--- run.sh ---
#!/bin/bash
# the make line also repeats each setting of config.mk as NAME=value (left out here)
make -C /OpenROAD-flow-scripts/flow DESIGN_CONFIG=/design/flow/config.mk WORK_HOME=/design/flow/orfs CLKGATE_MAP_FILE= finish
--- config.mk ---
export PLATFORM = sky130hd
export DESIGN_NAME = CPU
export DESIGN_NICKNAME = CPU
export VERILOG_FILES = /design/flow/design.v
export SDC_FILE = /design/flow/constraint.sdc
export NUM_CORES = 4
export LEC_CHECK = 0
export ABC_AREA = 1
export CAP_MARGIN = 30
export CELL_PAD_IN_SITES_DETAIL_PLACEMENT = 0
export CELL_PAD_IN_SITES_GLOBAL_PLACEMENT = 3
export CORE_ASPECT_RATIO = 1.99
export CORE_MARGIN = 10
export CORE_UTILIZATION = 23
export CTS_CLUSTER_DIAMETER = 58
export CTS_CLUSTER_SIZE = 23
export GPL_ROUTABILITY_DRIVEN = 1
export GPL_TIMING_DRIVEN = 0
export HOLD_SLACK_MARGIN = 0.01
export MAX_ROUTING_LAYER = met5
export PLACE_DENSITY = 0.42
export SLEW_MARGIN = 40
export TNS_END_PERCENT = 80
--- constraint.sdc ---
create_clock -name core_clock -period 5.57 [get_ports {clk}]
set_input_delay 1.1140 -clock core_clock [delete_from_list [all_inputs] [get_ports {clk}]]
set_output_delay 1.1140 -clock core_clock [all_outputs]
set_load 0.01 [all_outputs]
--- design.v ---
`timescale 1ns / 1ps
module CPU(result,pc_value,r0_value,rf_we,instr,rst, clk);
input clk;
input rst;
input [15:0] instr;
output [15:0] result;
output [15:0] pc_value;
output [15:0] r0_value;
output rf_we;
wire [15:0] r0;
wire [15:0]out_ireg;
wire [3:0]out_idec_to_addrRdest;
wire [3:0]out_idec_to_addrRsrc;
wire [2:0]out_idec_to_alu_select;
wire [3:0]out_immHigh_idec;
wire out_wr_en_idec;
wire out_arith_mux_select0_idec;
wire out_arith_mux_select1_idec;
wire [15:0]out_arith_mux_to_alu_input;
wire [15:0] out_rfRsrc_to_arith_mux;
wire [15:0] out_imm_sign_extended_to_arith_mux;
wire [15:0] out_imm_zero_extended_to_arith_mux;
wire [15:0]out_rfRdest_to_alu;
wire [15:0] out_alu_to_mux;
wire C,V,N,Z;
wire [15:0] out_muxload;
wire select_mux_load;
wire select_mux_mov;
wire [15:0] out_left_shifted_to_muxload_in;
wire [15:0] out_ram_to_muxload_in;
wire ram_en;
wire [15:0]out_pc;
assign pc_value = out_pc;
assign r0_value = r0;
assign rf_we = out_wr_en_idec;
wire [2:0]select_mux_which_load;
wire [15:0] out_mov_mux;
wire [15:0] out_mux_to_rf;
assign result = out_mux_to_rf;
wire [15:0] out_shifter_to_select_mux_which_load;
wire [15:0] out_mux_to_shifter_in;
wire select_which_to_shift;
wire branch;
wire jump;
wire [15:0] bj_value;
wire select_br_or_jump;
wire [15:0] out_psr;
wire [15:0]input_psr;
assign input_psr[0] = C;
assign input_psr[1] = V;
assign input_psr[2] = N;
assign input_psr[3] = Z;
assign input_psr[15:4] = 12'b0;
inde dec(ram_en, select_br_or_jump, branch, jump, select_which_to_shift, select_mux_mov, select_mux_load,select_mux_which_load,out_immHigh_idec,out_idec_to_addrRdest, out_idec_to_addrRsrc, out_idec_to_alu_select, out_wr_en_idec,out_arith_mux_select1_idec, out_arith_mux_select0_idec, out_ireg, out_psr[3:0]);
reg16 inst_reg(rst, clk, instr, out_ireg);
reg16 psr(rst, clk, input_psr, out_psr);
multiplexer_4_1 arith_mux(out_arith_mux_to_alu_input, out_rfRsrc_to_arith_mux, out_imm_sign_extended_to_arith_mux, out_imm_zero_extended_to_arith_mux, 16'b0, out_arith_mux_select1_idec, out_arith_mux_select0_idec);
Sign_Ex_Test sign_extended(out_idec_to_addrRsrc, out_immHigh_idec, out_imm_sign_extended_to_arith_mux, out_left_shifted_to_muxload_in, out_imm_zero_extended_to_arith_mux);
ALU alu(out_alu_to_mux,C,V,N,Z,out_rfRdest_to_alu,out_arith_mux_to_alu_input,out_idec_to_alu_select);
reg_file	reg_file16(rst, clk, out_wr_en_idec, out_idec_to_addrRdest, out_idec_to_addrRsrc,out_idec_to_addrRdest, out_mux_to_rf,out_rfRdest_to_alu, out_rfRsrc_to_arith_mux, r0);
multiplexer_2_1 muxload(out_muxload, out_ram_to_muxload_in,out_left_shifted_to_muxload_in , select_mux_load);
multiplexer_8_1	which_to_load_wdat_mux(out_mux_to_rf, out_alu_to_mux, out_muxload, out_mov_mux, out_shifter_to_select_mux_which_load, out_pc, 16'b1111111111111111, 16'b1111111111111111, 16'b1111111111111111, select_mux_which_load);
multiplexer_2_1 mux_mov(out_mov_mux, out_rfRsrc_to_arith_mux,out_imm_zero_extended_to_arith_mux , select_mux_mov);
multiplexer_2_1 mux_which_shift(out_mux_to_shifter_in, out_rfRsrc_to_arith_mux,out_imm_sign_extended_to_arith_mux , select_which_to_shift);
shifter shift(out_shifter_to_select_mux_which_load, out_rfRdest_to_alu, out_mux_to_shifter_in);
PC pc(clk,rst, branch, jump,bj_value, out_pc);
multiplexer_2_1 mux_brach(bj_value, out_rfRsrc_to_arith_mux, out_imm_sign_extended_to_arith_mux , select_br_or_jump);
spblockram_data ram(clk, ram_en, out_idec_to_addrRsrc, out_rfRdest_to_alu, out_ram_to_muxload_in);
endmodule
module PC(clock,rst, branch, jump,bj_value, count);
	 input clock;
	 input branch;
	 input jump;
	 input rst;
	 input [15:0]bj_value;
	 reg [15:0] new_count;  
	 output [15:0] count;  
	assign count = new_count;
	 always @(posedge rst or posedge clock) begin
	 if(rst)
	 begin
	 new_count <= 0;
	 end
	 else if(branch)
	 begin
	 new_count <= new_count + bj_value;	 
	 end
	 else if(jump)
	 begin
	 new_count <= bj_value;
	 end
	 else
	 begin
	 new_count <= new_count + 16'd1;
	 end  
    end
	 endmodule
module inde(ram_en, select_br_or_jump, branch, jump, select_which_to_shift,select_mux_mov,select_mux_load,select_mux_which_load,immHigh, rdest, rsrc, alu_out, wr_en,arith_mux_select1, arith_mux_select0, instruction, out_psr);
input [15:0] instruction;
output reg [2:0] alu_out;
output reg arith_mux_select0;
output reg arith_mux_select1;
output reg wr_en;
output reg ram_en;
output reg select_mux_load;
output reg select_mux_mov;
output reg select_which_to_shift;
output reg select_br_or_jump;
input  [3:0]out_psr;
output [3:0] rdest;
output [3:0] rsrc;
output [3:0] immHigh;
output reg [2:0]select_mux_which_load;
output reg branch;
output reg jump;
wire [3:0] op;
wire [3:0] rdest;
wire [3:0] op_ex ;
wire [3:0] rsrc ;
wire [3:0] immLow ;
assign op     = instruction[15:12];
assign rdest  = instruction[11:8];
assign op_ex  = instruction[7:4];
assign rsrc   = instruction[3:0];
assign immLow = instruction[3:0];
assign immHigh = instruction[7:4];
always @(*)
begin
	branch<=1'b0;
	jump<=1'b0;
	wr_en<=1'b0;
	ram_en<=1'b0;
	select_mux_load<=1'b0;
	select_mux_mov<=1'b0;
	select_which_to_shift<=1'b0;
	select_br_or_jump<=1'b0;
	select_mux_which_load<=3'b000;
	arith_mux_select0<=1'b0;
	arith_mux_select1<=1'b0;
	alu_out<=3'b000;
	if(op == 4'b0000)
	begin
	branch<=1'b0;
	jump<=1'b0;
	if(op_ex == 4'b1101)
	begin
	wr_en <= 1;
	select_mux_which_load <= 3'b010;
	select_mux_mov<=0;	 
	end
	else if(op_ex == 4'b1011)
	begin
	wr_en <= 0;
	select_mux_which_load <= 3'b000;
	arith_mux_select0 <= 1'b0;				 
	arith_mux_select1 <= 1'b0;	
	alu_out <= 3'b100;	 
	end
	else
	begin
	wr_en <= 1;
	select_mux_which_load <= 3'b000;
	arith_mux_select0 <= 1'b0;				 
	arith_mux_select1 <= 1'b0;	
	case(op_ex)
				4'b0101:alu_out <= 3'b000;	 
				4'b1001:alu_out <= 3'b001;	 
				4'b0001:alu_out <= 3'b010;	 
				4'b0010:alu_out <= 3'b011;	 
				4'b0011:alu_out <= 3'b100;	 
	endcase
	end
	end
	else if(op == 4'b0100)
	begin
	if (op_ex==4'b0000)
	begin
	branch<=1'b0;
	jump<=1'b0;
	wr_en <= 1; 
	select_mux_which_load <= 3'b001;
	select_mux_load<=0;	 
	ram_en <= 0;
	end	
	else if(op_ex == 4'b0100)	 
	begin
	branch<=1'b0;
	jump<=1'b0;
	wr_en <= 0; 
	ram_en <= 1;
	end
	else if (op_ex==4'b1100)
	begin
	if(rdest == 4'b0000)	 
	begin
	if(out_psr[3] == 1'b1)
	begin
	branch<=1'b0;
	jump<=1'b1;
	select_br_or_jump <= 1'b0;
	end
	else
	begin
	branch<=1'b0;
	jump<=1'b0;
	end
	end
	else if(rdest == 4'b0001)	 
	begin
	if(out_psr[3] == 1'b1)
	begin
	branch<=1'b0;
	jump<=1'b0;
	end
	else
	begin		
	branch<=1'b0;
	jump<=1'b1;
	select_br_or_jump <= 1'b0;
	end
	end
	end
	else if(op_ex==4'b1000)
	begin
	select_mux_which_load <= 3'b100; 
	wr_en <= 1;
	select_br_or_jump <= 1'b0;	
	branch<=1'b0;
	jump<=1'b1;
	end
	end
	else if(op == 4'b1111)
	begin
	branch<=1'b0;
	jump<=1'b0;
	wr_en <= 1;
	select_mux_which_load <= 3'b001;
	select_mux_load<=1;  
	ram_en <= 0;
	end
	else if(op == 4'b1101)
	begin
	branch<=1'b0;
	jump<=1'b0;
	wr_en <= 1;
	select_mux_which_load <= 3'b010;
	select_mux_mov<=1;  
	end
	else if(op == 4'b1000)
	begin
	if (op_ex==4'b0100)
	begin
	branch<=1'b0;
	jump<=1'b0;
	wr_en <= 1; 
	select_mux_which_load <= 3'b011;
	select_which_to_shift <= 0;	 
	end	
	else if (op_ex==4'b0000)
	begin
	branch<=1'b0;
	jump<=1'b0;
	wr_en <= 1; 
	select_mux_which_load <= 3'b011;
	select_which_to_shift <= 1;	 
	end	
	else if (op_ex==4'b0001)
	begin
	branch<=1'b0;
	jump<=1'b0;
	wr_en <= 1; 
	select_mux_which_load <= 3'b011;
	select_which_to_shift <= 1;	 
	end	
	end
	else if(op == 4'b1100)	 
	begin 
	if(rdest == 4'b0000)	 
	begin
	if(out_psr[3] == 1'b1)
	begin
	wr_en<= 1'b0;
	select_br_or_jump <= 1'b1;
	branch<=1'b1;
	jump<=1'b0;
	end
	else
	begin
	branch<=1'b0;
	jump<=1'b0;
	end
	end
	else if(rdest == 4'b0001)	 
	begin
	if(out_psr[3] == 1'b1)
	begin
	branch<=1'b0;
	jump<=1'b0;
	end
	else
	begin		
	select_br_or_jump <= 1'b1;
	branch<=1'b1;
	jump<=1'b0;
	end
	end
	end
	else if(op == 4'b0101)
	begin
	branch<=1'b0;
	jump<=1'b0;
	select_mux_which_load <= 3'b000;
	wr_en <= 1;
	arith_mux_select0 <= 1'b1;					 
	arith_mux_select1 <= 1'b0;	
	alu_out <= 3'b000;	 
	end
	else if(op == 4'b1001)
	begin
	branch<=1'b0;
	jump<=1'b0;
	select_mux_which_load <= 3'b000;
	wr_en <= 1;
	arith_mux_select0 <= 1'b1;					 
	arith_mux_select1 <= 1'b0;	
	alu_out <= 3'b001;	 
	end
	else if(op == 4'b1011)
	begin
	branch<=1'b0;
	jump<=1'b0;
	select_mux_which_load <= 3'b000;
	wr_en <= 0;
	arith_mux_select0 <= 1'b1;					 
	arith_mux_select1 <= 1'b0;		
	alu_out <= 3'b100;	 
	end
	else if(op == 4'b0001)
	begin
	branch<=1'b0;
	jump<=1'b0;
	select_mux_which_load <= 3'b000;
	wr_en <= 1;
	arith_mux_select0 <= 1'b0;					 
	arith_mux_select1 <= 1'b1;					 
	alu_out <= 3'b010;	 
	end
	else if(op == 4'b0010)
	begin
	branch<=1'b0;
	jump<=1'b0;
	select_mux_which_load <= 3'b000;
	wr_en <= 1;
	arith_mux_select0 <= 1'b0;					 
	arith_mux_select1 <= 1'b1;	
	alu_out <= 3'b011;	 
	end
	else if(op == 4'b0011)
	begin
	branch<=1'b0;
	jump<=1'b0;
	select_mux_which_load <= 3'b000;
	wr_en <= 1;
	arith_mux_select0 <= 1'b0;					 
	arith_mux_select1 <= 1'b1;		
	alu_out <= 3'b100;	 
	end
end
endmodule
module shifter(shifted_result, shifting_value, amount_of_shift);
input [15:0]amount_of_shift;
input [15:0]shifting_value;
output reg [15:0]shifted_result;
wire [3:0]amount ;
assign amount = amount_of_shift[3:0];
always @ (amount_of_shift or shifting_value)
begin
if(amount_of_shift[4] == 0)
begin
shifted_result <= shifting_value << amount;
end
else
begin
shifted_result <= shifting_value >> amount;
end
end
endmodule
module Sign_Ex_Test(immLow, immHigh, imm_sign_extended,left_shifted_value,zero_extended_value);
   output [15:0] imm_sign_extended;  
	output [15:0] left_shifted_value;
	output [15:0] zero_extended_value;
   input [3:0] immLow ;
	input [3:0] immHigh;
	wire [7:0]a;
	assign a = {immHigh,immLow};
	assign imm_sign_extended ={{8{a[7]}}, a};
	assign left_shifted_value={a, 8'b00000000};
	assign zero_extended_value={8'b00000000, a};
endmodule
module ALU(Y,C,V,N,Z,A,B,Op);
    output [15:0] Y;
    output C;  
    output N;  
    output V;  
    output Z;  
    input [15:0] A;
    input [15:0] B;
    input [2:0] Op;
    wire  [15:0] 	 AS, And, Or, Xor, Not, Xnor;
    wire 	 s; 
    wire 	 Vas;
    wire 	 Cas;
   carry_select_adder_subtractor addsub(AS, Cas, Vas, A, B, Op[0]);       
   andop aluand(And, A, B);                                               
   orop aluor(Or, A, B);                                                  
   xorop aluxor(Xor, A, B);                                               
   notop alunot(Not, A);                                                  
   xnorop aluxnor(Xnor, A, B);                                            
multiplexer_8_1 muxy(Y, AS, AS, And, Or, Xor, Not, Xnor, 16'b0, Op);  
   nor(s, Op[1], Op[2]);    
   and(C, Cas, s);
   and(V, Vas, s);
   and(N, Y[15], s);        
   zero z(Z, Y);            
endmodule
module andop(Y, A, B);
   output [15:0] Y;   
   input [15:0]  A;   
   input [15:0]  B;   
   and(Y[0], A[0], B[0]);
   and(Y[1], A[1], B[1]);
   and(Y[2], A[2], B[2]);
   and(Y[3], A[3], B[3]);
   and(Y[4], A[4], B[4]);
   and(Y[5], A[5], B[5]);
   and(Y[6], A[6], B[6]);
   and(Y[7], A[7], B[7]);
   and(Y[8], A[8], B[8]);
   and(Y[9], A[9], B[9]);
   and(Y[10], A[10], B[10]);
   and(Y[11], A[11], B[11]);
   and(Y[12], A[12], B[12]);
   and(Y[13], A[13], B[13]);
   and(Y[14], A[14], B[14]);
   and(Y[15], A[15], B[15]);
endmodule
module orop(Y, A, B);
   output [15:0] Y;  
   input [15:0]  A;  
   input [15:0]  B;  
   or(Y[0], A[0], B[0]);
   or(Y[1], A[1], B[1]);
   or(Y[2], A[2], B[2]);
   or(Y[3], A[3], B[3]);
   or(Y[4], A[4], B[4]);
   or(Y[5], A[5], B[5]);
   or(Y[6], A[6], B[6]);
   or(Y[7], A[7], B[7]);
   or(Y[8], A[8], B[8]);
   or(Y[9], A[9], B[9]);
   or(Y[10], A[10], B[10]);
   or(Y[11], A[11], B[11]);
   or(Y[12], A[12], B[12]);
   or(Y[13], A[13], B[13]);
   or(Y[14], A[14], B[14]);
   or(Y[15], A[15], B[15]);
endmodule
module xorop(Y, A, B);
   output [15:0] Y;  
   input [15:0]  A;  
   input [15:0]  B;  
   xor(Y[0], A[0], B[0]);
   xor(Y[1], A[1], B[1]);
   xor(Y[2], A[2], B[2]);
   xor(Y[3], A[3], B[3]);
   xor(Y[4], A[4], B[4]);
   xor(Y[5], A[5], B[5]);
   xor(Y[6], A[6], B[6]);
   xor(Y[7], A[7], B[7]);
   xor(Y[8], A[8], B[8]);
   xor(Y[9], A[9], B[9]);
   xor(Y[10], A[10], B[10]);
   xor(Y[11], A[11], B[11]);
   xor(Y[12], A[12], B[12]);
   xor(Y[13], A[13], B[13]);
   xor(Y[14], A[14], B[14]);
   xor(Y[15], A[15], B[15]);
endmodule
module notop(Y, A);
   output [15:0] Y;  
   input [15:0]  A;  
   not(Y[0], A[0]);
   not(Y[1], A[1]);
   not(Y[2], A[2]);
   not(Y[3], A[3]);
   not(Y[4], A[4]);
   not(Y[5], A[5]);
   not(Y[6], A[6]);
   not(Y[7], A[7]);
   not(Y[8], A[8]);
   not(Y[9], A[9]);
   not(Y[10], A[10]);
   not(Y[11], A[11]);
   not(Y[12], A[12]);
   not(Y[13], A[13]);
   not(Y[14], A[14]);
   not(Y[15], A[15]);
endmodule
module xnorop(Y, A, B);
   output [15:0] Y;  
   input [15:0]  A;  
   input [15:0]  B;  
   xnor(Y[0], A[0], B[0]);
   xnor(Y[1], A[1], B[1]);
   xnor(Y[2], A[2], B[2]);
   xnor(Y[3], A[3], B[3]);
   xnor(Y[4], A[4], B[4]);
   xnor(Y[5], A[5], B[5]);
   xnor(Y[6], A[6], B[6]);
   xnor(Y[7], A[7], B[7]);
   xnor(Y[8], A[8], B[8]);
   xnor(Y[9], A[9], B[9]);
   xnor(Y[10], A[10], B[10]);
   xnor(Y[11], A[11], B[11]);
   xnor(Y[12], A[12], B[12]);
   xnor(Y[13], A[13], B[13]);
   xnor(Y[14], A[14], B[14]);
   xnor(Y[15], A[15], B[15]);
endmodule
module zero(Z, A);
   output Z;         
   input [15:0]  A;  
   wire [15:0] 	 Y;  
   xnor(Y[0], A[0], 1'b0);
   xnor(Y[1], A[1], 1'b0);
   xnor(Y[2], A[2], 1'b0);
   xnor(Y[3], A[3], 1'b0);
   xnor(Y[4], A[4], 1'b0);
   xnor(Y[5], A[5], 1'b0);
   xnor(Y[6], A[6], 1'b0);
   xnor(Y[7], A[7], 1'b0);
   xnor(Y[8], A[8], 1'b0);
   xnor(Y[9], A[9], 1'b0);
   xnor(Y[10], A[10], 1'b0);
   xnor(Y[11], A[11], 1'b0);
   xnor(Y[12], A[12], 1'b0);
   xnor(Y[13], A[13], 1'b0);
   xnor(Y[14], A[14], 1'b0);
   xnor(Y[15], A[15], 1'b0);
   and(Z, Y[0], Y[1], Y[2], Y[3], Y[4],
       Y[5], Y[6], Y[7], Y[8],
       Y[9], Y[10], Y[11], Y[12],
       Y[13], Y[14], Y[15]);
endmodule
module carry_select_adder_subtractor(S, C, V, A, B, Op);
   output [15:0] S;    
   output 	 C;    
   output 	 V;    
   input [15:0]  A;    
   input [15:0]  B;    
   input 	 Op;   
   wire 	 C15;  
   wire [15:0] 	 Bx;
   xor(Bx[0], B[0], Op);
   xor(Bx[1], B[1], Op);
   xor(Bx[2], B[2], Op);
   xor(Bx[3], B[3], Op);
   xor(Bx[4], B[4], Op);
   xor(Bx[5], B[5], Op);
   xor(Bx[6], B[6], Op);
   xor(Bx[7], B[7], Op);
   xor(Bx[8], B[8], Op);
   xor(Bx[9], B[9], Op);
   xor(Bx[10], B[10], Op);
   xor(Bx[11], B[11], Op);
   xor(Bx[12], B[12], Op);
   xor(Bx[13], B[13], Op);
   xor(Bx[14], B[14], Op);
   xor(Bx[15], B[15], Op);
   xor(C, C15, Op);             
   carry_select_adder csa(S, C15, V, A, Bx, Op);   
endmodule
module carry_select_adder(S, C, V, A, B, Cin);
   output [15:0] S;    
   output 	 C;    
   output 	 V;    
   input [15:0]  A;    
   input [15:0]  B;    
   input 	 Cin;  
   wire [3:0] 	S1_0;    
   wire [3:0] 	S1_1;    
   wire [3:0] 	S2_0;    
   wire [3:0] 	S2_1;    
   wire [3:0] 	S3_0;    
   wire [3:0] 	S3_1;    
   wire 	C1_0;    
   wire 	C1_1;    
   wire 	C2_0;    
   wire 	C2_1;    
   wire 	C3_0;    
   wire 	C3_1;    
   wire 	C0;      
   wire 	C1;      
   wire 	C2;      
   wire         V0;      
   wire 	V1_0;    
   wire 	V1_1;    
   wire 	V2_0;    
   wire 	V2_1;    
   wire 	V3_0;    
   wire 	V3_1;    
   ripple_carry_adder rc_nibble_0(S[3:0], C0, V0, A[3:0], B[3:0], Cin);               
   ripple_carry_adder rc_nibble_1_carry_0(S1_0, C1_0, V1_0, A[7:4], B[7:4], 1'b0);       
   ripple_carry_adder rc_nibble_1_carry_1(S1_1, C1_1, V1_1, A[7:4], B[7:4], 1'b1);       
   ripple_carry_adder rc_nibble_2_carry_0(S2_0, C2_0, V2_0, A[11:8], B[11:8], 1'b0);     
   ripple_carry_adder rc_nibble_2_carry_1(S2_1, C2_1, V2_1, A[11:8], B[11:8], 1'b1);     
   ripple_carry_adder rc_nibble_3_carry_0(S3_0, C3_0, V3_0, A[15:12], B[15:12], 1'b0);   
   ripple_carry_adder rc_nibble_3_carry_1(S3_1, C3_1, V3_1, A[15:12], B[15:12], 1'b1);   
   multiplexer_2_1 #(1) muxc1(C1, C1_0, C1_1, C0);  
   multiplexer_2_1 #(1) muxc2(C2, C2_0, C2_1, C1);  
   multiplexer_2_1 #(1) muxc(C, C3_0, C3_1, C2);    
   multiplexer_2_1 #(1) muxv(V, V3_0, V3_1, C2);    
   multiplexer_2_1 #(4) muxs1(S[7:4], S1_0, S1_1, C0);     
   multiplexer_2_1 #(4) muxs2(S[11:8], S2_0, S2_1, C1);    
   multiplexer_2_1 #(4) muxs3(S[15:12], S3_0, S3_1, C2);   
endmodule
module ripple_carry_adder(S, C, V, A, B, Cin);
   output [3:0] S;    
   output 	C;    
   output       V;    
   input [3:0] 	A;    
   input [3:0] 	B;    
   input 	Cin;  
   wire 	C0;  
   wire 	C1;  
   wire 	C2;  
   full_adder fa0(S[0], C0, A[0], B[0], Cin);     
   full_adder fa1(S[1], C1, A[1], B[1], C0);
   full_adder fa2(S[2], C2, A[2], B[2], C1);
   full_adder fa3(S[3], C, A[3], B[3], C2);     
   xor(V, C, C2);   
endmodule
module full_adder(S, Cout, A, B, Cin);
   output S;
   output Cout;
   input  A;
   input  B;
   input  Cin;
   wire   w1;
   wire   w2;
   wire   w3;
   wire   w4;
   xor(w1, A, B);
   xor(S, Cin, w1);
   and(w2, A, B);   
   and(w3, A, Cin);
   and(w4, B, Cin);   
   or(Cout, w2, w3, w4);
endmodule
module multiplexer_2_1(X, A0, A1,S);
   parameter WIDTH=16;      
   output [WIDTH-1:0] X;    
   input [WIDTH-1:0]  A1;   
   input [WIDTH-1:0]  A0;   
   input 	      S;   
   assign X = (S == 1'b0) ? A0 : A1;
endmodule
module multiplexer_4_1(X, A0, A1, A2, A3, S1, S0);
   parameter WIDTH=16;      
   output [WIDTH-1:0] X;    
   input [WIDTH-1:0]  A3;   
   input [WIDTH-1:0]  A2;   
   input [WIDTH-1:0]  A1;   
   input [WIDTH-1:0]  A0;   
   input 	      S0;   
   input 	      S1;   
   assign X = (S1 == 0 
	       ? (S0 == 0 
		  ? A0        
		  : A1)       
	       : (S0 == 0 
		  ? A2        
		  : A3));     
endmodule
module multiplexer_8_1(X, A0, A1, A2, A3, A4, A5, A6, A7, S);
   parameter WIDTH=16;      
   output [WIDTH-1:0] X;    
   input [WIDTH-1:0]  A7;   
   input [WIDTH-1:0]  A6;   
   input [WIDTH-1:0]  A5;   
   input [WIDTH-1:0]  A4;   
   input [WIDTH-1:0]  A3;   
   input [WIDTH-1:0]  A2;   
   input [WIDTH-1:0]  A1;   
   input [WIDTH-1:0]  A0;   
   input [2:0]	      S;   
   assign X = (S[2] == 0 
	       ? (S[1] == 0 
		  ? (S[0] == 0 
		     ? A0        
		     : A1)       
		  : (S[0] == 0 
		     ? A2        
		     : A3))      
	       : (S[1] == 0 
		  ? (S[0] == 0 
		     ? A4        
		     : A5)       
		  : (S[0] == 0 
		     ? A6        
		     : A7)));    
endmodule
module reg_file(rst, clk, wr_en, rd0_addr, rd1_addr,wr_addr, wr_data,rd0_data, rd1_data, r0);
			input rst;
            input clk;
            input wr_en;
            input [3:0] rd0_addr;
            input [3:0] rd1_addr;
            input [3:0] wr_addr;
            input [15:0] wr_data;
            output [15:0] rd0_data;
            output [15:0] rd1_data;
			output [15:0] r0;
    reg [15:0] mem [15:0];
    integer i;
	 assign rd0_data = mem[rd0_addr];
	assign rd1_data = mem[rd1_addr];
	assign r0 = mem[0];
    always @(posedge rst or posedge clk)
    begin
        if (rst) begin
            for (i=0; i<16; i=i+1)
                mem[i] <= 0;
        end
        else if (wr_en) begin
            mem[wr_addr] <= wr_data;
        end
    end
endmodule
module reg16 (reset, CLK, D, Q);
input reset;
input CLK;
input [15:0] D;
output [15:0] Q;
reg [15:0] Q;
always @(posedge reset or posedge CLK)
if (reset)
Q <= 0;
else
Q <= D;
endmodule
module spblockram_data (clk, we, a, di, dout);		 
input clk;
input we;
input [3:0] a;
input [15:0] di;
output [15:0] dout;
reg [15:0] RAM[15:0];
always @(posedge clk) begin
if (we == 1'b1)
RAM[a] <= di;
end
assign dout = RAM[a];
endmodule
==> results of run 1 <==
## cell type report
class,count,area (sq um),area share
Clock inverter,29,409,0.0105
Tap cell,1710,2140,0.0547
Antenna cell,3,7.51,0.000192
Multi-Input combinational cell,2633,14900,0.380
Timing Repair inverter,1,5.00,0.000128
Buffer,172,1180,0.0301
Sequential cell,545,14900,0.382
Clock buffer,52,1160,0.0297
Timing Repair Buffer,273,3160,0.0807
Inverter,294,1270,0.0326
## per-stage QoR
step	cells	power [mW]
global route	5711	19.4
detailed placement	5467	13.7
global placement	5422	13.6
finish	5712	18.4
floorplan	3646	9.92
CTS	5675	18.2
## metal layers
layer / GRT usage / vias up / share of wire
li1: - / 13158 / -
met1: 0.259 / 14801 / 0.34
met2: 0.504 / 946 / 0.54
met3: 0.0251 / 379 / 0.034
met4: 0.189 / 0 / 0.089
met5: 0 / - / 0
## timing repair
action	4_1_cts	5_1_grt
cloned	2	2
pin swaps	73	53
setup endpoints to repair	260	135
resized	333	104
hold buffers	0	0
buffers inserted	128	32
==> results.txt, run 1 <==
fresh numbers from the pnr run: first-pass GRT wire length 268000 microns, sequential share of the synthesized area 0.491, root buffer cell clkbuf_16, Hold Path Class reg -> reg, Latency at later pin 690 ps, Largest stage delay, worst path 470 ps, crit path kind reg -> out, Failed Checks setup timing, antenna-violating nets left 0, Synth warnings 7, CTS clk-pin slew, worst paths 90 ps, RR Startpoint inst_reg.Q[0], Final WS setup -1350 ps, Worst R2R End psr.Q[3], Placer Congestion 0.925, vias in the first global route 29762, initial antenna violation count 2, setup TNS -18050 ps, Synth logic family simple AND/OR/NAND/NOR gates, top cells by count 1112 x nand2_1, 388 x nand3_1, 289 x dfrtp_1, Remaining Overflow, GRT 0, fin util 0.297, die height 533 microns, Main area contributors edfxtp_1 25%, dfrtp_1 24%, nand2_1 14%, yosys simple share 0.262, Tmin final 6920 ps, CTS H-tree lvls 2, Fin Hold WS 486 ps, total nets after synthesis 3730, startpoint types register, Hold Crit Depth 2, CTS tree yes, DR vias 29284, yosys xor share 0.00749, max-cap violation count 0, Area Growth Syn to Fin 28.7%, syn avg cell area 8.34 sq um, final instance area 39100 sq um, Power Density 471 nW/um^2, port buffer count 66, Worst Tran Pin Value 913 ps, final hold vios 0, Gate power share 0.463, clock power share 0.196, GR Util All Layers 0.263, Synth mux share 0.000329, DR WL/cell 35.2 microns, CP arrival 5810 ps, fin nets 4048, Post-synth top flop dfrtp_1, dpl cell area 34600 sq um, CTS Buf Count 44, number of enable flip-flop cells 256, Ports 67, CP Buf/Inv Count 8, Slowest cell on crit path fa_2, max frequency 145 MHz, post-DR vias/cell 5.13, Slew Viols, Final 0, adder share 0.0281, drt first pass iters 7, cell-internal power 9.81 mW, # DRC 0, yosys stat cell total 3646, Final setup violation count 17, RSZ-0062 raised after global routing true, WHS Endpoint reg_file16.mem[5][8], CP top delay family simple AND/OR/NAND/NOR gates, Chip Area, Yosys 30400 sq um, Net Sw Frac 0.468, fill cell count 14223, Yosys cell types 70, worst hold start reg_file16.mem[5][8], Cell Rows 188, combinational gate power 8.54 mW, cell area after synthesis 30400 sq um, Max-slew headroom 0.391, dpl hpwl 155000 microns, crit path to result[9], Sequential Power 6.28 mW, cells after synthesis 3646, Main power group combinational logic, final WL 201000 microns, TritonCTS Sinks 545, crit path from inst_reg.Q[0], R2R setup slack -70 ps, R2R depth 32, starting density of the core 0.231, P_sw 8.63 mW, Max-area cell share 0.253, VDD IR-drop max 261 uV, die area 148000 sq um, Clk power 3.62 mW, worst-path maximum fanout 6, largest net degree at the start of global routing 26, Synth area leader edfxtp_1, Clock Tree Buf Depth 3, cell with the most instances after synthesis nand2_1, crit share post-route 1.24, Layout Skew 43.4 ps, critical path depth 32, status finished with violations, pre-CTS WS -3410 ps, Log Warnings 50, aoi share 0.143, CP endpoint kind output pin, crit path DRT 4460 ps, part of the power in registers 0.341, Die X 278 microns, Static Leak 16.6 nW, Core Box Area 132000 sq um, DR iter-0 viols 2130, Post-synth ARST share 0.530, Synth flops 545
==> inputs of run 2 (changes only) <==
ABC_AREA = not set   (was 1)
CAP_MARGIN = 20   (was 30)
CELL_PAD_IN_SITES_DETAIL_PLACEMENT = not set   (was 0)
CELL_PAD_IN_SITES_GLOBAL_PLACEMENT = not set   (was 3)
CORE_ASPECT_RATIO = not set   (was 1.99)
CORE_MARGIN = 2   (was 10)
CORE_UTILIZATION = 40   (was 23)
CTS_CLUSTER_DIAMETER = not set   (was 58)
CTS_CLUSTER_SIZE = not set   (was 23)
GPL_ROUTABILITY_DRIVEN = not set   (was 1)
GPL_TIMING_DRIVEN = not set   (was 0)
HOLD_SLACK_MARGIN = not set   (was 0.01)
MAX_ROUTING_LAYER = not set   (was met5)
PLACE_DENSITY = 0.6   (was 0.42)
SLEW_MARGIN = 20   (was 40)
TNS_END_PERCENT = not set   (was 80)
clock period = 8.94 ns   (was 5.57 ns; I/O delays follow)
==> run 2 against run 1 <==
Largest cell class is now multi-input combinational cells; first-iteration DRC count increased by 76%; sequential share of layout area increased by 3.2 points; register-to-register slack improved by 2800 ps; now clean on timing, DRC and antenna.
==> results.txt, run 2 <==
fresh numbers from the pnr run: critical path depth 21 (-34%), CP Buf/Inv Count 2 (-6), Tmin final 8700 ps, CTS H-tree lvls 2 (unchanged), RR Startpoint inst_reg.Q[9], cell area after synthesis 31700 sq um (+4.4%), Worst R2R End pc.new_count[15], yosys xor share 0.0138 (+0.00635), final hold vios 0 (unchanged), drt first pass iters 6 (-1), startpoint types register, Log Warnings 48 (-4.0%), placed cell count 4104 (-25%), Remaining Overflow, GRT 0 (unchanged), Layout Skew 62.3 ps (+18.9 ps), total nets after synthesis 3117 (-16%), die area 81600 sq um (-45%), Synth logic family AND-OR/OR-AND gates, fill cell count 7271 (-49%), Ports 67 (unchanged), RSZ-0062 raised after global routing false, crit path from inst_reg.Q[2], CP endpoint kind output pin, Slowest cell on crit path dfrtp_4, initial antenna violation count 6 (+4), Post-Layout Cell Count 4224 (-26%), max-cap violation count 0 (unchanged), # DRC 0 (unchanged), Cell Rows 103 (-45%), part of the power in registers 0.389 (+0.048), Yosys cell types 117 (+67%), Slew Viols, Final 0 (unchanged), DR WL/cell 32.4 microns (-8.0%), Largest stage delay, worst path 590 ps (+120 ps), pre-CTS WS 433 ps (+3840 ps), adder share 0.0270 (-0.00118), Clock Tree Buf Depth 3 (unchanged), max frequency 115 MHz, Main power group sequential cells, port buffer count 66 (unchanged), R2R setup slack 2690 ps (+2760 ps), DR vias 27399 (-6.4%), Latency at later pin 670 ps (-20 ps), Final setup violation count 0 (-17), largest net degree at the start of global routing 167 (+540%), final WL 137000 microns (-32%), fin nets 3204 (-21%), Die X 286 microns (+2.9%), Chip Area, Yosys 31700 sq um (+4.4%), top cells by count 346 x nand2_1, 289 x dfrtp_1, 258 x o21ai_0, worst hold start reg_file16.mem[12][8], Synth warnings 7 (unchanged), Clk power 2.50 mW (-31%), combinational gate power 4.07 mW (-52%), setup TNS 0 ps (+18050 ps), VDD IR-drop max 203 uV (-22%), sequential share of the synthesized area 0.470 (-0.0205), Net Sw Frac 0.418 (-0.0504), cts-stage hold buffer count 0 (unchanged), CP top delay family AND-OR/OR-AND gates, Post-synth top flop dfrtp_1, Worst Tran Pin Value 1220 ps (+306 ps), crit path DRT 7150 ps (+2690 ps), Synth area leader edfxtp_1, Core Box Area 78700 sq um (-40%), dpl hpwl 98000 microns (-37%), GR Util All Layers 0.330 (+0.0662), Static Leak 13.8 nW (-17%), Synth flops 545 (unchanged), crit share post-route 0.973 (-0.269), aoi share 0.199 (+0.0558), worst-path maximum fanout 11 (+5), clock power share 0.233 (+0.037), number of enable flip-flop cells 256 (unchanged), Hold Path Class reg -> reg, cell with the most instances after synthesis nand2_1, Gate power share 0.379 (-0.084), Max-area cell share 0.242 (-0.0106), cell-internal power 6.26 mW (-36%), antenna-violating nets left 0 (unchanged), Main area contributors edfxtp_1 24%, dfrtp_1 23%, mux4_2 5.8%, Synth mux share 0.0962 (+0.0959), CTS clk-pin slew, worst paths 70 ps (-20 ps), Hold Crit Depth 2 (unchanged), first-pass GRT wire length 195000 microns (-27%), vias in the first global route 26100 (-12%), crit path kind reg -> out, root buffer cell clkbuf_16, status complete, no violations, TritonCTS Sinks 545 (unchanged), total chip power 10.8 mW (-42%), Sequential Power 4.18 mW (-33%), Post-synth ARST share 0.530 (unchanged), crit path to result[10], yosys simple share 0.148 (-0.114), R2R depth 19 (-41%), starting density of the core 0.403 (+0.172), CTS Buf Count 59 (+34%), Placer Congestion 1.05 (+13%), Max-slew headroom 0.186 (-0.205), Area Growth Syn to Fin 13.9%, Final WS setup 238 ps (+1590 ps), die height 286 microns (-46%), yosys stat cell total 3033 (-17%), P_sw 4.49 mW (-48%), syn avg cell area 10.5 sq um (+25%), post-DR vias/cell 6.49 (+27%), CP arrival 6910 ps (+1100 ps), cells after synthesis 3033 (-17%), Power Density 298 nW/um^2 (-37%), worst-path cell chain buf_6 -> nor2_1 -> a21boi_0 -> nor4_4 -> a31oi_1 -> mux2_2 -> o21ai_0 -> fa_1 -> fa_1 -> fa_2 -> nor2_1 -> a21oi_4 -> a21oi_2 -> nand3_2 -> a21o_2 -> a21oi_1 -> mux2i_1 -> nand2_1 -> a21oi_2 -> o21ai_0 -> clkdlybuf4s50_1, WHS Endpoint reg_file16.mem[12][8], CTS tree yes, DR iter-0 viols 3757 (+76%)
==> run 2: final cells by class <==
class                   count  area [sq um]  share of cell area
diodes                      3          7.51            0.000208
clock buffers              76          1580              0.0438
clock inverters            36           405              0.0112
inverters                  73           278             0.00769
multi-input cells        2195         15500               0.430
flip-flops and latches    545         14900               0.413
well taps                1050          1310              0.0363
repair buffers            246          2070              0.0573
==> run 2: metal layers <==
metal,part of all wire,track usage,wire length [microns],up-vias
met5,0.000095,0,13,-
met4,0.055,0.159,7580,2
met3,0.096,0.0669,13200,373
met2,0.43,0.482,58300,1633
met1,0.42,0.467,57800,13748
li1,-,-,-,11643
==> run 2: timing repair <==
action | in CTS | in global routing
buffers inserted | 2 | 3
pin swaps | 1 | 0
endpoints found under the hold margin | 0 | 0
cloned | 0 | 0
setup endpoints to repair | 5 | 8
resized | 3 | 14
==> run 2: stage by stage <==
stage / util / cell area, sq um / hold WS (ps)
2_1_floorplan: - / 31700 / 454
3_3_place_gp: 0.432 / 34000 / 488
3_5_place_dp: 0.432 / 34000 / 500
4_1_cts: 0.458 / 36000 / 514
5_1_grt: 0.459 / 36100 / 553
6_report: 0.459 / 36100 / 512
==> inputs of run 3 (changes only) <==
ABC_AREA = 1   (was not set)
CORE_UTILIZATION = 52   (was 40)
SETUP_SLACK_MARGIN = -0.62   (was not set)
clock period = 6.54 ns   (was 8.94 ns; I/O delays follow)
==> run 3 against run 2 <==
The layout now fails its checks (setup timing); largest power group is now combinational logic; wire length rose by 1.2%; worst hold slack got worse by 28 ps; first-iteration DRC count rose by 16%; utilization rose by 15 points; clock-buffer cell count fell by 3; highest routed layer unchanged; sequential cell count did not move.
==> results.txt, run 3 <==
fresh numbers from the pnr run: status finished with violations, Failed Checks setup timing, Largest stage delay, worst path 580 ps (about the same), Slowest cell on crit path clkdlybuf4s50_1, CTS Buf Count 56 (-5.1%), Yosys cell types 70 (-40%), fill cell count 4982 (-31%), Power Density 409 nW/um^2 (+37%), R2R depth 33 (+14), Ports 67 (unchanged), yosys xor share 0.00749 (-0.00635), starting density of the core 0.526 (+0.123), Tmin final 6990 ps, aoi share 0.143 (-0.0558), dpl cell area 33300 sq um (-2.0%), drt first pass iters 9 (+3), sequential share of the synthesized area 0.491 (+0.0205), adder share 0.0281 (+0.00118), Worst Tran Pin Value 1220 ps (-1.96 ps), GR Util met1 0.559 (+0.0921), port buffer count 66 (unchanged), Slew Viols, Final 0 (unchanged), number of enable flip-flop cells 256 (unchanged), top cells by count 1112 x nand2_1, 388 x nand3_1, 289 x dfrtp_1, Final setup violation count 16 (+16), Static Leak 15.9 nW (+15%), Worst R2R End psr.Q[3], syn avg cell area 8.34 sq um (-20%), Synth area leader edfxtp_1, M3 GR Usage 0.118 (+0.0514), GR Util All Layers 0.457 (+0.127), CP arrival 5680 ps (-1230 ps), CTS H-tree lvls 2 (unchanged), met2 Usage GRT 0.697 (+0.215), DR vias 30335 (+11%), final instance area 35400 sq um (-2.2%), first-pass GRT wire length 198000 microns (+1.7%), Synth warnings 7 (unchanged), RR Startpoint inst_reg.Q[1], Post-synth top flop dfrtp_1, root buffer cell clkbuf_16, Remaining Overflow, GRT 0 (unchanged), startpoint types register, crit path to result[8], Chip Area, Yosys 30400 sq um (-4.2%), critical path depth 29 (+38%), crit share post-route 1.07 (+0.0949), worst-path maximum fanout 6 (-5), DR iter-0 viols 4374 (+16%), R2R setup slack 890 ps (-1800 ps), cells after synthesis 3646 (+20%), final WL 138000 microns (+1.2%), final hold vios 0 (unchanged), Net Sw Frac 0.422 (+0.00456), CTS tree yes, initial antenna violation count 8 (+2), clock power share 0.229 (-0.004), Die X 246 microns (-14%), Gate power share 0.409 (+0.030), Final WS setup -446 ps (-685 ps), Synth mux share 0.000329 (-0.0959), Synth flops 545 (unchanged), CP endpoint kind output pin, Hold Crit Depth 2 (unchanged), MI comb area 13600 sq um (-12%), CP top delay family simple AND/OR/NAND/NOR gates, crit path kind reg -> out, Synth logic family simple AND/OR/NAND/NOR gates, Main area contributors edfxtp_1 25%, dfrtp_1 24%, nand2_1 14%, pre-CTS WS -133 ps (-565 ps), Sequential Power 5.22 mW (+25%), cell area after synthesis 30400 sq um (-4.2%), dpl hpwl 94800 microns (-3.3%), Main power group combinational logic, Log Warnings 48 (unchanged), Clk power 3.31 mW (+32%), Core Box Area 57800 sq um (-27%), global routing's busiest layer met2, # DRC 0 (unchanged), combinational gate power 5.91 mW (+45%), Cell Rows 88 (-15%), max frequency 143 MHz, Area Growth Syn to Fin 16.3%, total nets after synthesis 3730 (+20%), largest net degree at the start of global routing 166 (-0.60%), Layout Skew 73.0 ps (+10.7 ps), Post-synth ARST share 0.530 (unchanged), fin nets 3962 (+24%), yosys simple share 0.262 (+0.114), Placer Congestion 1.09 (+3.9%), Latency at later pin 680 ps (about the same), WHS Endpoint reg_file16.mem[2][15], CTS clk-pin slew, worst paths 80 ps (about the same), TritonCTS Sinks 545 (unchanged), VDD IR-drop max 332 uV (+64%), cell-internal power 8.35 mW (+33%), antenna-violating nets left 0 (unchanged), Max-area cell share 0.253 (+0.0106), Clock Tree Buf Depth 3 (unchanged), CP Buf/Inv Count 7 (+5), FF+latch area 14900 sq um (-0.14%), cell with the most instances after synthesis nand2_1, DR WL/cell 29.5 microns (-8.9%), die area 60400 sq um (-26%), Hold Path Class reg -> reg, die height 246 microns (-14%), P_sw 6.10 mW (+36%), Max-slew headroom 0.178 (-0.00755), max-cap violation count 0 (unchanged), post-DR vias/cell 6.47 (-0.31%), worst hold start reg_file16.mem[2][15], crit path DRT 5230 ps (-1920 ps), part of the power in registers 0.362 (-0.027), Fin Hold WS 484 ps (-28.2 ps), vias in the first global route 29049 (+11%), crit path from inst_reg.Q[1], fin util 0.612 (+0.153), yosys stat cell total 3646 (+20%)
run 3: repair_timing:
item	CTS	global route
pin swaps	2	3
hold buffers	0	0
setup endpoints to repair	10	11
setup buffers	2	1
gates cloned	0	0
resized	9	34
run 3: area by class of cell:
class,instances,share of cell area
multi-input cells,2633,0.385
flip-flops and latches,545,0.422
inverters,294,0.0317
repair buffers,348,0.0807
clock inverters,30,0.0105
well taps,765,0.0271
diodes,3,0.000212
clock buffers,73,0.0429
run 3: through the flow:
step	cells	TNS [ps]	power (mW)
after floorplan	3646	0	8.45
after global placement	4584	-301	10.8
after detailed placement	4584	-566	10.9
after CTS	4689	-6210	14.2
after global routing	4688	-7640	15.1
final	4691	-4870	14.4
run 3: layer usage:
metal / routed length [microns] / up-vias
li1: - / 12918
met5: 14 / -
met3: 17200 / 679
met1: 48200 / 14345
met4: 12500 / 2
met2: 60500 / 2391
==> inputs of run 4 (changes only) <==
ABC_AREA = not set   (was 1)
SETUP_SLACK_MARGIN = not set   (was -0.62)
clock period = 6.31 ns   (was 6.54 ns; I/O delays follow)
==> run 4 against run 3 <==
The layout still fails its checks (setup timing); area after synthesis grew 4.4%; wire length grew 1.5%; clock-buffer cell count shrank 4; largest cell class is now multi-input combinational cells.
==> results.txt, run 4 <==
fresh numbers from the pnr run: WHS Endpoint reg_file16.mem[5][4], Layout Skew 84.6 ps (+11.6 ps), number of enable flip-flop cells 256 (unchanged), cts-stage hold buffer count 0 (unchanged), dpl cell area 36000 sq um (+8.1%), Area Growth Syn to Fin 23.1%, fill cell count 4788 (-3.9%), Clock Tree Buf Depth 3 (unchanged), antenna-violating nets left 0 (unchanged), DR vias 29729 (-2.0%), Main power group combinational logic, RR Startpoint inst_reg.Q[0], TritonCTS Sinks 545 (unchanged), met3 WL 18800 microns (+8.9%), sequential share of the synthesized area 0.470 (-0.0205), Max-slew headroom 0.244 (+0.0655), combinational gate power 6.97 mW (+18%), yosys simple share 0.148 (-0.114), cell with the most instances after synthesis nand2_1, CP arrival 5870 ps (+190 ps), Sequential Power 5.79 mW (+11%), dpl hpwl 98700 microns (+4.2%), yosys stat cell total 3033 (-17%), Clk power 3.62 mW (+9.4%), Yosys cell types 117 (+67%), die height 251 microns (+2.1%), initial antenna violation count 7 (-1), Largest stage delay, worst path 530 ps (-50 ps), critical path depth 25 (-14%), aoi share 0.199 (+0.0558), Cell Rows 90 (+2.3%), Synth logic family AND-OR/OR-AND gates, Synth area leader edfxtp_1, status finished with violations, DR iter-0 viols 4448 (+1.7%), yosys xor share 0.0138 (+0.00635), root buffer cell clkbuf_16, met2 WL 59500 microns (-1.6%), Top cell by count, worst path fa_2, top cells by count 346 x nand2_1, 289 x dfrtp_1, 258 x o21ai_0, pre-CTS WS -741 ps (-608 ps), Post-synth top flop dfrtp_1, startpoint types register, top sig layer met5, VDD IR-drop max 375 uV (+13%), CTS tree yes, vias in the first global route 28259 (-2.7%), setup TNS -8340 ps (-3480 ps), Log Warnings 52 (+8.3%), Core Box Area 60400 sq um (+4.4%), Synth warnings 7 (unchanged), Ports 67 (unchanged), Final setup violation count 14 (-2), Slowest cell on crit path dfrtp_4, cell-internal power 9.68 mW (+16%), first-pass GRT wire length 200000 microns (+1.0%), worst hold start reg_file16.mem[5][4], crit share post-route 1.13 (+0.0618), CTS H-tree lvls 2 (unchanged), Placer Congestion 1.06 (-2.4%), Final WS setup -821 ps (-374 ps), crit path to result[14], wl on met1 52900 microns (+9.8%), clock power share 0.221 (-0.008), CP Buf/Inv Count 6 (-1), Latency at later pin 690 ps (about the same), max frequency 140 MHz, die area 63000 sq um (+4.3%), RSZ-0062 raised after global routing true, post-DR vias/cell 6.96 (+7.6%), Worst Tran Pin Value 1130 ps (-85.0 ps), Static Leak 15.6 nW (-1.8%), Power Density 419 nW/um^2 (+2.6%), Failed Checks setup timing, R2R setup slack 220 ps (-670 ps), largest net degree at the start of global routing 149 (-10%), drt first pass iters 6 (-3), Die X 251 microns (+2.1%), part of the power in registers 0.353 (-0.009), Hold Crit Depth 2 (unchanged), cell area after synthesis 31700 sq um (+4.4%), final hold vios 0 (unchanged), Chip Area, Yosys 31700 sq um (+4.4%), Slew Viols, Final 0 (unchanged), Gate power share 0.425 (+0.016), Tmin final 7130 ps, Synth mux share 0.0962 (+0.0959), final WL 140000 microns (+1.5%), GR Util All Layers 0.441 (-0.0153), adder share 0.0270 (-0.00118), CTS clk-pin slew, worst paths 70 ps (about the same), CP top delay family AND-OR/OR-AND gates, Post-Layout Cell Count 4273 (-8.9%), Max-area cell share 0.242 (-0.0106), fin nets 3519 (-11%), DR WL/cell 32.9 microns (+11%), CTS Buf Count 58 (+3.6%), crit path DRT 5050 ps (-180 ps), starting density of the core 0.526 (about the same), placed cell count 4111 (-10%), R2R depth 25 (-24%), cells after synthesis 3033 (-17%), max-cap violation count 0 (unchanged), syn avg cell area 10.5 sq um (+25%), Synth flops 545 (unchanged), final instance area 39100 sq um (+11%), Main area contributors edfxtp_1 24%, dfrtp_1 23%, mux4_2 5.8%, total nets after synthesis 3117 (-16%), Worst R2R End psr.Q[3], # DRC 0 (unchanged), worst-path maximum fanout 6 (unchanged), P_sw 6.70 mW (+9.9%), port buffer count 66 (unchanged), Hold Path Class reg -> reg, CP endpoint kind output pin, Post-synth ARST share 0.530 (unchanged), Net Sw Frac 0.409 (-0.0131), Remaining Overflow, GRT 0 (unchanged), crit path kind reg -> out, crit path from inst_reg.Q[0]
run 4: final cells by class:
class                      instances  area (sq um)  share of cell area
sequential                       545         14900               0.382
timing repair buffer             562          4720               0.121
antenna                            7          17.5            0.000448
inverter                          73           282             0.00721
clock buffer                      69          1520              0.0390
multi-input combinational       2195         16100               0.413
tap                              782           978              0.0250
clock inverter                    40           472              0.0121
run 4: routing by layer:
| metal | vias to the layer above | global-route usage |
|---|---|---|
| li1 | 12278 | - |
| met1 | 14640 | 0.592 |
| met2 | 2274 | 0.645 |
| met5 | - | 0 |
| met3 | 529 | 0.135 |
| met4 | 8 | 0.234 |
run 4: through the flow:
stage               utilization  power, mW  hold slack [ps]
detailed placement        0.597       12.1              497
floorplan                     -       8.91              454
global placement          0.596       11.9              488
finish                    0.647       16.4              505
global route              0.647       17.0              545
CTS                       0.639       15.9              510
run 4: what timing repair did:
item                       CTS  global route
buffers inserted            24            21
gates resized              123            76
gates cloned                 2             0
setup endpoints to repair   16            16
pin swaps                   47            35
==> inputs of run 5 (changes only) <==
ABC_AREA = 1   (was not set)
CORE_UTILIZATION = 59   (was 52)
CTS_CLUSTER_DIAMETER = 332   (was not set)
==> run 5 against run 4 <==
The layout still fails its checks (setup timing); combinational power shrank 3.4%; register-to-register slack lost 190 ps; area after synthesis shrank 4.2%; die size shrank 15%; worst hold slack lost 21 ps; final area shrank 6.6%; clock skew shrank 26 ps; clock-buffer cell count shrank 4; maximum frequency grew 9.2%; global-route usage grew 6.4 points; critical path type unchanged; largest cell class is now registers.
==> results.txt, run 5 <==
fresh numbers from the pnr run: status finished with violations, Failed Checks setup timing, Clock Tree Buf Depth 3 (unchanged), CP endpoint kind output pin, Worst R2R End reg_file16.mem[5][9], drt first pass iters 11 (+5), setup TNS -705 ps (+7640 ps), crit path kind reg -> out, P_sw 6.61 mW (-1.3%), Die X 231 microns (-8.0%), Synth warnings 7 (unchanged), Ports 67 (unchanged), die height 231 microns (-8.0%), Log Warnings 56 (+7.7%), Final setup violation count 6 (-8), number of enable flip-flop cells 256 (unchanged), largest net degree at the start of global routing 146 (-2.0%), CTS tree yes, cts-stage hold buffer count 0 (unchanged), yosys xor share 0.00749 (-0.00635), dpl cell area 33200 sq um (-7.7%), MI comb area 14200 sq um (-12%), Largest stage delay, worst path 410 ps (-120 ps), Synth logic family simple AND/OR/NAND/NOR gates, Chip Area, Yosys 30400 sq um (-4.2%), CTS clk-pin slew, worst paths 80 ps (about the same), CTS Buf Count 55 (-5.2%), syn avg cell area 8.34 sq um (-20%), Placer Congestion 1.16 (+9.7%), Synth mux share 0.000329 (-0.0959), cell with the most instances after synthesis nand2_1, Slowest cell on crit path dfrtp_1, fill cell count 3856 (-19%), Hold Crit Depth 2 (unchanged), fin nets 4018 (+14%), Top cell by count, worst path nand2_2, DR WL/cell 29.3 microns (-11%), Main power group combinational logic, aoi share 0.143 (-0.0558), Post-synth top flop dfrtp_1, starting density of the core 0.595 (+0.0693), part of the power in registers 0.347 (-0.006), CTS H-tree lvls 2 (unchanged), cell-internal power 9.06 mW (-6.4%), total nets after synthesis 3730 (+20%), first-pass GRT wire length 196000 microns (-2.1%), Gate power share 0.430 (+0.005), Yosys cell types 70 (-40%), Worst Tran Pin Value 1210 ps (+79.7 ps), Net Sw Frac 0.422 (+0.0127), top cells by count 1112 x nand2_1, 388 x nand3_1, 289 x dfrtp_1, GR Util All Layers 0.506 (+0.0644), max-cap violation count 0 (unchanged), # DRC 0 (unchanged), vias in the first global route 30112 (+6.6%), adder share 0.0281 (+0.00118), antenna-violating nets left 0 (unchanged), Main area contributors edfxtp_1 25%, dfrtp_1 24%, nand2_1 14%, yosys stat cell total 3646 (+20%), final hold vios 0 (unchanged), cell area after synthesis 30400 sq um (-4.2%), combinational gate power 6.73 mW (-3.4%), port buffer count 66 (unchanged), Layout Skew 58.3 ps (-26.3 ps), Core Box Area 51100 sq um (-15%), Tmin final 6530 ps (-603 ps), Slew Viols, Final 0 (unchanged), clock power share 0.224 (+0.003), Remaining Overflow, GRT 0 (unchanged), crit share post-route 1.03 (-0.0956), Area Growth Syn to Fin 20.0%, DR iter-0 viols 5456 (+23%), max frequency 153 MHz (+9.2%), CP Buf/Inv Count 7 (+1), crit path DRT 5050 ps (about the same), worst-path maximum fanout 6 (unchanged), yosys simple share 0.262 (+0.114), cells after synthesis 3646 (+20%), Clk power 3.51 mW (-3%), crit path to result[12], Sequential Power 5.44 mW (-6.0%), Hold Path Class reg -> reg, Fin Hold WS 484 ps (-21.3 ps), RSZ-0062 raised after global routing true, Power Density 430 nW/um^2 (+2.5%), die area 53400 sq um (-15%), WHS Endpoint reg_file16.mem[9][13], R2R depth 45 (+80%), Max-area cell share 0.253 (+0.0106), Static Leak 16.4 nW (+4.9%), post-DR vias/cell 6.79 (-2.4%), worst hold start reg_file16.mem[9][13], CP top delay family simple AND/OR/NAND/NOR gates, final instance area 36500 sq um (-6.6%), TritonCTS Sinks 545 (unchanged), Synth flops 545 (unchanged), initial antenna violation count 2 (-5), RR Startpoint inst_reg.Q[3], Latency at later pin 670 ps (-20 ps), Final WS setup -217 ps (+603 ps), R2R setup slack 30 ps (-190 ps), DR vias 31630 (+6.4%), root buffer cell clkbuf_16, final WL 137000 microns (-2.8%), startpoint types register, VDD IR-drop max 358 uV (-4.5%), Synth area leader edfxtp_1, FF+latch area 14900 sq um (-0.12%), CP arrival 5270 ps (-600 ps), crit path from inst_reg.Q[3], Post-synth ARST share 0.530 (unchanged), dpl hpwl 89800 microns (-9.1%), Max-slew headroom 0.191 (-0.0522), Cell Rows 83 (-7.8%), sequential share of the synthesized area 0.491 (+0.0205), critical path depth 30 (+20%)
==> run 5: cell type report <==
cell class,instances,share of cell area
diodes,1,0.0000686
flip-flops and latches,545,0.409
multi-input cells,2634,0.390
inverters,294,0.0318
well taps,680,0.0233
clock buffers,65,0.0399
repair buffers,404,0.0932
clock inverters,34,0.0125
==> run 5: what timing repair did <==
| item | in CTS | in global routing |
|---|---|---|
| endpoints found under the hold margin | 0 | 0 |
| gates cloned | 0 | 1 |
| endpoints found under the setup margin | 15 | 32 |
| resized | 138 | 132 |
| pin swaps | 42 | 42 |
| buffers inserted | 43 | 13 |
==> run 5: through the flow <==
stage	util	power, mW	cells	setup WS [ps]
after floorplan	-	8.75	3646	400
after global placement	0.650	11.0	4501	-251
after detailed placement	0.651	11.2	4502	-366
after CTS	0.700	14.9	4643	-130
after global routing	0.714	16.3	4656	-398
final	0.714	15.7	4657	-217
==> run 5: routing by layer <==
metal  routed length (microns)  share of wire  GRT usage
met1                     44100           0.32      0.602
met2                     57100           0.42      0.744
met3                     20300           0.15      0.172
met4                     15100           0.11      0.415
met5                        13       0.000095          0
==> inputs of run 6 (changes only) <==
ABC_AREA = 0   (was 1)
CAP_MARGIN = 5   (was 20)
CELL_PAD_IN_SITES_DETAIL_PLACEMENT = 0   (was not set)
CELL_PAD_IN_SITES_GLOBAL_PLACEMENT = 0   (was not set)
CORE_ASPECT_RATIO = 1.19   (was not set)
CORE_UTILIZATION = 61   (was 59)
CTS_CLUSTER_DIAMETER = 91   (was 332)
GPL_ROUTABILITY_DRIVEN = 1   (was not set)
HOLD_SLACK_MARGIN = 0.01   (was not set)
MAX_ROUTING_LAYER = met4   (was not set)
PLACE_DENSITY = not set   (was 0.6)
PLACE_DENSITY_LB_ADDON = 0.01   (was not set)
SETUP_SLACK_MARGIN = 1.52   (was not set)
SLEW_MARGIN = 40   (was 20)
TNS_END_PERCENT = 35   (was not set)
clock period = 5.22 ns   (was 6.31 ns; I/O delays follow)
==> run 6 against run 5 <==
Area after synthesis is 4.4% higher; the flow now stops in global routing; die size is 0.95% higher; synthesized cell count is 17% lower.
==> results.txt, run 6 <==
run results: Ports 67 (unchanged), Max-area cell share 0.242 (-0.0106), Cell Rows 91 (+9.6%), root buffer cell clkbuf_16, Yosys cell types 117 (+67%), sequential share of the synthesized area 0.470 (-0.0205), yosys xor share 0.0138 (+0.00635), Placer Congestion 1.13 (-3.1%), Die X 213 microns (-7.8%), pre-CTS WS -1890 ps (-1520 ps), Synth area leader edfxtp_1, die height 253 microns (+9.4%), dpl cell area 37100 sq um (+12%), Remaining Overflow, GRT 107, Main area contributors edfxtp_1 24%, dfrtp_1 23%, mux4_2 5.8%, port buffer count 66 (unchanged), total nets after synthesis 3117 (-16%), Synth logic family AND-OR/OR-AND gates, Core Box Area 51600 sq um (+0.95%), cells after synthesis 3033 (-17%), Chip Area, Yosys 31700 sq um (+4.4%), Synth flops 545 (unchanged), Clock Tree Buf Depth 3 (unchanged), syn avg cell area 10.5 sq um (+25%), top cells by count 346 x nand2_1, 289 x dfrtp_1, 258 x o21ai_0, TritonCTS Sinks 545 (unchanged), CTS Buf Count 55 (unchanged), adder share 0.0270 (-0.00118), GR Util All Layers 0.664, Stopped at global routing, CTS H-tree lvls 2 (unchanged), Post-synth ARST share 0.530 (unchanged), Synth mux share 0.0962 (+0.0959), aoi share 0.199 (+0.0558), Post-synth top flop dfrtp_1, yosys stat cell total 3033 (-17%), first error [ERROR GRT-0116] Global routing finished with congestion. Check the congestion regions in the DRC Viewer., cts-stage hold buffer count 0 (unchanged), Synth warnings 7 (unchanged), cell with the most instances after synthesis nand2_1, yosys simple share 0.148 (-0.114), number of enable flip-flop cells 256 (unchanged), die area 53900 sq um (+0.95%), status aborted with a tool error, dpl hpwl 103000 microns (+15%), cell area after synthesis 31700 sq um (+4.4%), starting density of the core 0.615 (+0.0202)
run 6: through the flow:
| step | setup TNS, ps | hold slack, ps | std cells |
|---|---|---|---|
| after global placement | -97610 | 477 | 4177 |
| after detailed placement | -117700 | 496 | 4177 |
| after CTS | -76260 | 513 | 4332 |
| after floorplan | -23760 | 454 | 3033 |
run 6: layer usage:
| metal | overflow | track usage |
|---|---|---|
| met2 | 56 | 0.852 |
| met5 | - | - |
| met1 | 0 | 0.704 |
| met3 | 1 | 0.422 |
| met4 | 50 | 0.556 |
run 6: repair_timing:
item                                    4_1_cts
endpoints found under the setup margin      286
cloned                                        5
resized                                     285
pin swaps                                    73
setup buffers                                47
==> inputs of run 7 (changes only) <==
ABC_AREA = 1   (was 0)
CAP_MARGIN = 20   (was 5)
CELL_PAD_IN_SITES_DETAIL_PLACEMENT = not set   (was 0)
CELL_PAD_IN_SITES_GLOBAL_PLACEMENT = not set   (was 0)
CORE_ASPECT_RATIO = not set   (was 1.19)
CORE_UTILIZATION = 59   (was 61)
CTS_CLUSTER_DIAMETER = 354   (was 91)
GPL_ROUTABILITY_DRIVEN = not set   (was 1)
HOLD_SLACK_MARGIN = not set   (was 0.01)
MAX_ROUTING_LAYER = not set   (was met4)
PLACE_DENSITY = 0.6   (was not set)
PLACE_DENSITY_LB_ADDON = not set   (was 0.01)
SETUP_SLACK_MARGIN = not set   (was 1.52)
SLEW_MARGIN = 20   (was 40)
TNS_END_PERCENT = not set   (was 35)
clock period = 5.26 ns   (was 5.22 ns; I/O delays follow)
==> run 7 against run 6 <==
Area after synthesis down 4.2%; the layout now fails its checks (capacitance limit, slew limit, setup timing); die size down 0.94%; synthesized cell count up 20%.
==> results.txt, run 7 <==
fresh numbers from the pnr run: Placer Congestion 1.11 (-1.9%), Tmin final 6430 ps, Gate power share 0.464, antenna-violating nets left 0, aoi share 0.143 (-0.0558), crit path kind reg -> reg, die height 231 microns (-8.6%), VDD IR-drop max 472 uV, Remaining Overflow, GRT 0, Clock Tree Buf Depth 3 (unchanged), top cells by count 1112 x nand2_1, 388 x nand3_1, 289 x dfrtp_1, Final WS setup -1170 ps, DR vias 33219, CTS clk-pin slew, worst paths 70 ps, Max-slew headroom -0.0226, Post-synth ARST share 0.530 (unchanged), Final setup violation count 17, Post-synth top flop dfrtp_1, part of the power in registers 0.327, status finished with violations, DR WL/cell 29.6 microns, Log Warnings 54, crit path DRT 5890 ps, TritonCTS Sinks 545 (unchanged), R2R setup slack -1170 ps, combinational gate power 9.26 mW, Main power group combinational logic, CP Buf/Inv Count 23, Hold Crit Depth 2, wl on met1 46300 microns, Synth warnings 7 (unchanged), worst hold start reg_file16.mem[4][3], worst-path maximum fanout 6, Synth area leader edfxtp_1, CTS Buf Count 55 (unchanged), cell area after synthesis 30400 sq um (-4.2%), WHS Endpoint reg_file16.mem[4][3], cell-internal power 11.5 mW, Die X 231 microns (+8.4%), yosys xor share 0.00749 (-0.00635), CTS tree yes, adder share 0.0281 (+0.00118), Synth logic family simple AND/OR/NAND/NOR gates, final hold vios 0, # DRC 0, post-DR vias/cell 6.78, crit path from inst_reg.Q[13], Worst R2R End psr.Q[3], final instance area 38300 sq um, CP arrival 7060 ps, Clk power 4.18 mW, port buffer count 66 (unchanged), root buffer cell clkbuf_16, drt first pass iters 9, clock power share 0.209, yosys simple share 0.262 (+0.114), CP top delay family buffers and inverters, cells after synthesis 3646 (+20%), cts-stage hold buffer count 0 (unchanged), Hold Path Class reg -> reg, R2R depth 47, placed cell count 4705 (+13%), startpoint types register, sequential share of the synthesized area 0.491 (+0.0205), number of enable flip-flop cells 256 (unchanged), Worst Tran Pin Value 1520 ps, dpl hpwl 92900 microns (-10%), met2 WL 59300 microns, Static Leak 17.5 nW, RSZ-0062 raised after global routing true, met3 WL 23300 microns, P_sw 8.46 mW, Failed Checks capacitance limit, slew limit, setup timing, Ports 67 (unchanged), Yosys cell types 70 (-40%), final WL 145000 microns, Largest stage delay, worst path 400 ps, total chip power 20.0 mW, largest net degree at the start of global routing 116, Power Density 521 nW/um^2, RR Startpoint inst_reg.Q[13], Area Growth Syn to Fin 26.1%, Slowest cell on crit path fa_2, total nets after synthesis 3730 (+20%), yosys stat cell total 3646 (+20%), Post-Layout Cell Count 4901, Layout Skew 70.9 ps, Top cell by count, worst path buf_4, Slew Viols, Final 2, Fin Hold WS 486 ps, Net Sw Frac 0.423, fin nets 4255, Chip Area, Yosys 30400 sq um (-4.2%), vias in the first global route 31707, top sig layer met5, Max-area cell share 0.253 (+0.0106), die area 53400 sq um (-0.94%), Synth mux share 0.000329 (-0.0959), dpl cell area 34800 sq um (-6.2%), Main area contributors edfxtp_1 25%, dfrtp_1 24%, nand2_1 14%, CTS H-tree lvls 2 (unchanged), initial antenna violation count 9, starting density of the core 0.595 (-0.0202), Latency at later pin 700 ps, GR Util All Layers 0.533, max-cap violation count 1, first-pass GRT wire length 206000 microns, critical path depth 47, cell with the most instances after synthesis nand2_1, crit path to psr.Q[3], crit share post-route 1.22, Sequential Power 6.54 mW, syn avg cell area 8.34 sq um (-20%), Cell Rows 83 (-8.8%), Synth flops 545 (unchanged), max frequency 156 MHz, Core Box Area 51100 sq um (-0.94%), DR iter-0 viols 6189, CP endpoint kind register
## run 7: metrics by stage
step | setup TNS, ps | setup WS, ps | util
6_report | -14450 | -1170 | 0.750
5_1_grt | -18050 | -1360 | 0.750
3_3_place_gp | -10880 | -987 | 0.682
2_1_floorplan | 0 | 2.90 | -
3_5_place_dp | -11800 | -1010 | 0.682
4_1_cts | -21690 | -859 | 0.737
## run 7: layer usage
metal,track usage,vias up
li1,-,13512
met1,0.630,15257
met2,0.767,3357
met3,0.203,1081
met4,0.449,12
met5,0.00368,-
## run 7: final cells by class
class | count | area [sq um]
inverter | 294 | 1150
sequential | 545 | 14900
timing repair buffer | 641 | 5270
fill | 3637 | 12800
clock inverter | 38 | 444
multi-input combinational | 2634 | 14200
tap | 680 | 851
antenna | 4 | 10.0
clock buffer | 65 | 1450
## run 7: what timing repair did
| action | CTS | global route |
|---|---|---|
| hold endpoints to repair | 0 | 0 |
| gates cloned | 0 | 2 |
| resized | 172 | 127 |
| setup buffers | 65 | 34 |
| setup endpoints to repair | 17 | 41 |
| pin swaps | 57 | 54 |
Power figures rest on the tool's default switching activity, not on a simulated workload.
